Design armreduced, start of the top module:
module armreduced(
	input clk,
	input reset,
	output[31:0] pc,
	input[31:0] inst,
	input nIRQ,
	output[3:0] be,
	output[31:0] memaddr,
	output memwrite,
	output memread,
	output[31:0] writedata,
	input[31:0] readdata
	);
	wire PCSrcD, PCSrcE, PCSrcM, PCSrcW;
	wire RegWriteD, RegWriteE, RegWriteM, RegWriteW;
	wire MemtoRegD, MemtoRegE, MemtoRegM, MemtoRegW;
	wire MemWriteD, MemWriteE, MemWriteM;
	wire [3:0] ALUControlD, ALUControlE;
	wire BranchD, BranchE, BranchTakenE;
	wire ALUSrcD, ALUSrcE;
	wire FlagWriteD, FlagWriteE;
	wire [1:0] ImmSrcD;
	wire [1:0] RegSrcD;
	wire [3:0] condE;
	wire condEx;
	wire [3:0] NZCV, FlagsE;
	wire newPCSrcE, newRegWriteE, newMemWriteE;
	wire [3:0] ALUFlags;
	wire InvalidRegD, InvalidRegE;
	wire StallF, StallD;
	wire FlushD, FlushE;
	wire FlushCtrlD;
	wire [1:0] ForwardAE, ForwardBE;
	wire[31:0] PCPlus4F, PCBranch;
	wire[31:0] NextPC;
	wire [31:0] PCF;
	wire [31:0] ResultW;
	assign be = 4'b1111;
	assign PCBranch = ALUResultE;
	assign NextPC = (BranchTakenE == 1'b1) ? PCBranch : (PCSrcW == 1'b1) ? ResultW : PCPlus4F;
	RegisterWBIF _RegisterWBIF(.clk(clk), .en(~StallF), .PC(NextPC), .PCF(PCF), .reset(reset));
	wire [31:0] instF;
	wire [31:0] instD;
	assign pc = PCF;
	assign PCPlus4F = PCF + 32'd4;
	RegisterIFID _RegisterIFID(.instF(inst), .clk(clk), .clr(FlushD), .en(~StallD), .instD(instD), .reset(reset));
	wire [1:0] OpcodeD;
	wire [3:0] ReadAddr1, ReadAddr2, WriteAddr, WA3D;
	wire [31:0] ReadData1, ReadData2, ReadData3;
  ...
==> flow/config.mk <==
export PLATFORM = sky130hd
export DESIGN_NAME = armreduced
export DESIGN_NICKNAME = armreduced
export VERILOG_FILES = /design/flow/design.v
export SDC_FILE = /design/flow/constraint.sdc
export NUM_CORES = 4
export LEC_CHECK = 0
export CAP_MARGIN = 20
export CORE_MARGIN = 2
export CORE_UTILIZATION = 70
export CTS_CLUSTER_DIAMETER = 370
export CTS_CLUSTER_SIZE = 20
export PLACE_DENSITY = 0.64
export SETUP_SLACK_MARGIN = 1.07
export SLEW_MARGIN = 20
==> flow/constraint.sdc <==
create_clock -name core_clock -period 9.4 [get_ports {clk}]
set_input_delay 1.8800 -clock core_clock [delete_from_list [all_inputs] [get_ports {clk}]]
set_output_delay 1.8800 -clock core_clock [all_outputs]
set_load 0.01 [all_outputs]
run.sh (not shown) runs the stock make flow with config.mk's settings and CLKGATE_MAP_FILE=.
The starting point ended with an error in global routing.
Rerun with:
--- a/flow/config.mk
+++ b/flow/config.mk
@@ -10,5 +10 @@
-export CORE_UTILIZATION = 70
-export CTS_CLUSTER_DIAMETER = 370
-export CTS_CLUSTER_SIZE = 20
-export PLACE_DENSITY = 0.64
-export SETUP_SLACK_MARGIN = 1.07
+export CORE_UTILIZATION = 41
==> flow/constraint.sdc (replaced) <==
create_clock -name core_clock -period 16.9 [get_ports {clk}]
set_input_delay 3.3800 -clock core_clock [delete_from_list [all_inputs] [get_ports {clk}]]
set_output_delay 3.3800 -clock core_clock [all_outputs]
set_load 0.01 [all_outputs]
Effect: With this change the flow passed the timing, DRC and antenna checks; area after synthesis stays the same; die area grows by 70%; synthesized cell count is unchanged.
Rerun with:
--- a/flow/config.mk
+++ b/flow/config.mk
@@ -10 +10 @@
-export CORE_UTILIZATION = 41
+export CORE_UTILIZATION = 57
==> flow/constraint.sdc (replaced) <==
create_clock -name core_clock -period 9.4 [get_ports {clk}]
set_input_delay 1.8800 -clock core_clock [delete_from_list [all_inputs] [get_ports {clk}]]
set_output_delay 1.8800 -clock core_clock [all_outputs]
set_load 0.01 [all_outputs]
=> The new run finished with timing, DRC and antenna clean; setup slack degrades by 1700 ps; synthesized area does not change; sequential power rises by about 80%; design area is about the same.

--- another note on this design; it stands on its own ---

== run 1 ==
## armreduced
module armreduced(
	input clk,
	input reset,
	output[31:0] pc,
	input[31:0] inst,
	input nIRQ,
	output[3:0] be,
	output[31:0] memaddr,
	output memwrite,
	output memread,
	output[31:0] writedata,
	input[31:0] readdata
	);
make LEC_CHECK=0 CAP_MARGIN=40 CELL_PAD_IN_SITES_DETAIL_PLACEMENT=2 CORE_ASPECT_RATIO=1.86 CORE_MARGIN=10 CORE_UTILIZATION=57 CTS_CLUSTER_DIAMETER=398 GPL_ROUTABILITY_DRIVEN=0 HOLD_SLACK_MARGIN=0.16 MAX_ROUTING_LAYER=met5 MIN_ROUTING_LAYER=met2 PLACE_DENSITY_LB_ADDON=0.02 SLEW_MARGIN=20 finish   # period 14.9 ns
run.sh (not shown) runs the stock make flow with config.mk's settings and CLKGATE_MAP_FILE=.
Stage in which a tool error killed run 1: detailed placement.
--- input diff run 1..run 2 ---
- clearing CORE_ASPECT_RATIO, which used to be 1.86
- putting SETUP_SLACK_MARGIN at 2.33 where nothing was set
- clearing MAX_ROUTING_LAYER, which used to be met5
- clearing PLACE_DENSITY_LB_ADDON, which used to be 0.02
- clearing CTS_CLUSTER_DIAMETER, which used to be 398
- clearing CELL_PAD_IN_SITES_DETAIL_PLACEMENT, which used to be 2
- clearing MIN_ROUTING_LAYER, which used to be met2
- clearing HOLD_SLACK_MARGIN, which used to be 0.16
- putting TNS_END_PERCENT at 5 where nothing was set
- swapping 40 for 20 in CAP_MARGIN
- clearing GPL_ROUTABILITY_DRIVEN, which used to be 0
- swapping 10 for 2 in CORE_MARGIN
- swapping 14.9 for 9.4 in the clock period (ns, I/O delays scaled along)
- The final layout from run 2, which completed every stage, passed the timing, DRC and antenna checks at the end of the flow.
- Between run 2 and run 1, the mean instance size in the synthesized netlist figures differ only marginally.
- From run 2 to run 1, yosys stat chip area did not move at all.
- Area of the core (lower): run 2
- On initial core utilization, the lower figure sits with run 1, not run 2.
- From run 1 to run 2, adder-cell share of the synthesized area did not move at all.
- On number of standard cells after synthesis, run 1 and run 2 are neck and neck.
- Floorplan check, run 2 vs run 1: die outline smaller in run 2
Setup changes, run 2 to run 3
- clearing TNS_END_PERCENT, which used to be 5
- clearing SETUP_SLACK_MARGIN, which used to be 2.33
- swapping 57 for 40 in CORE_UTILIZATION
- swapping 9.4 for 20.0 in the clock period (ns, I/O delays scaled along)
==> results <==
- Compared with run 2, run 3 is more frugal on power.
- Compared with run 2, via count in run 3 decreased by a little under 10%.
- A timing startpoint of the critical path of reset is what run 3 shows, while _RegisterWBIF.PCF[11] belongs to run 2.
- Critical path depth: run 3 > run 2
Inputs modified between run 3 and run 4:
- changing the clock period (ns, I/O delays scaled along) from 20.0 to 16.9
Results
Run 4 | stages: all done | timing, DRC, antenna: all pass
Global-route wire length before repair (run 4 vs. run 3) decreases by a few percent
Run 4 -> run 3: area occupied by registers flat
Diff run 3 -> run 4: wire length decreased by about 2.7% relative to the old numbers; power increased by about 17% relative to the old numbers; design area decreased by 0.30% relative to the old numbers; worst path setup slack after routing decreased by 250 ps relative to the old numbers.
Looking at combinational-cell power consumption, run 4 sits 17% higher than run 3 does.
Run 3 → run 4: placed instance area now sits at about the same level, sequential share of layout area shows no meaningful change.
Power and IR drop assume default switching activity.
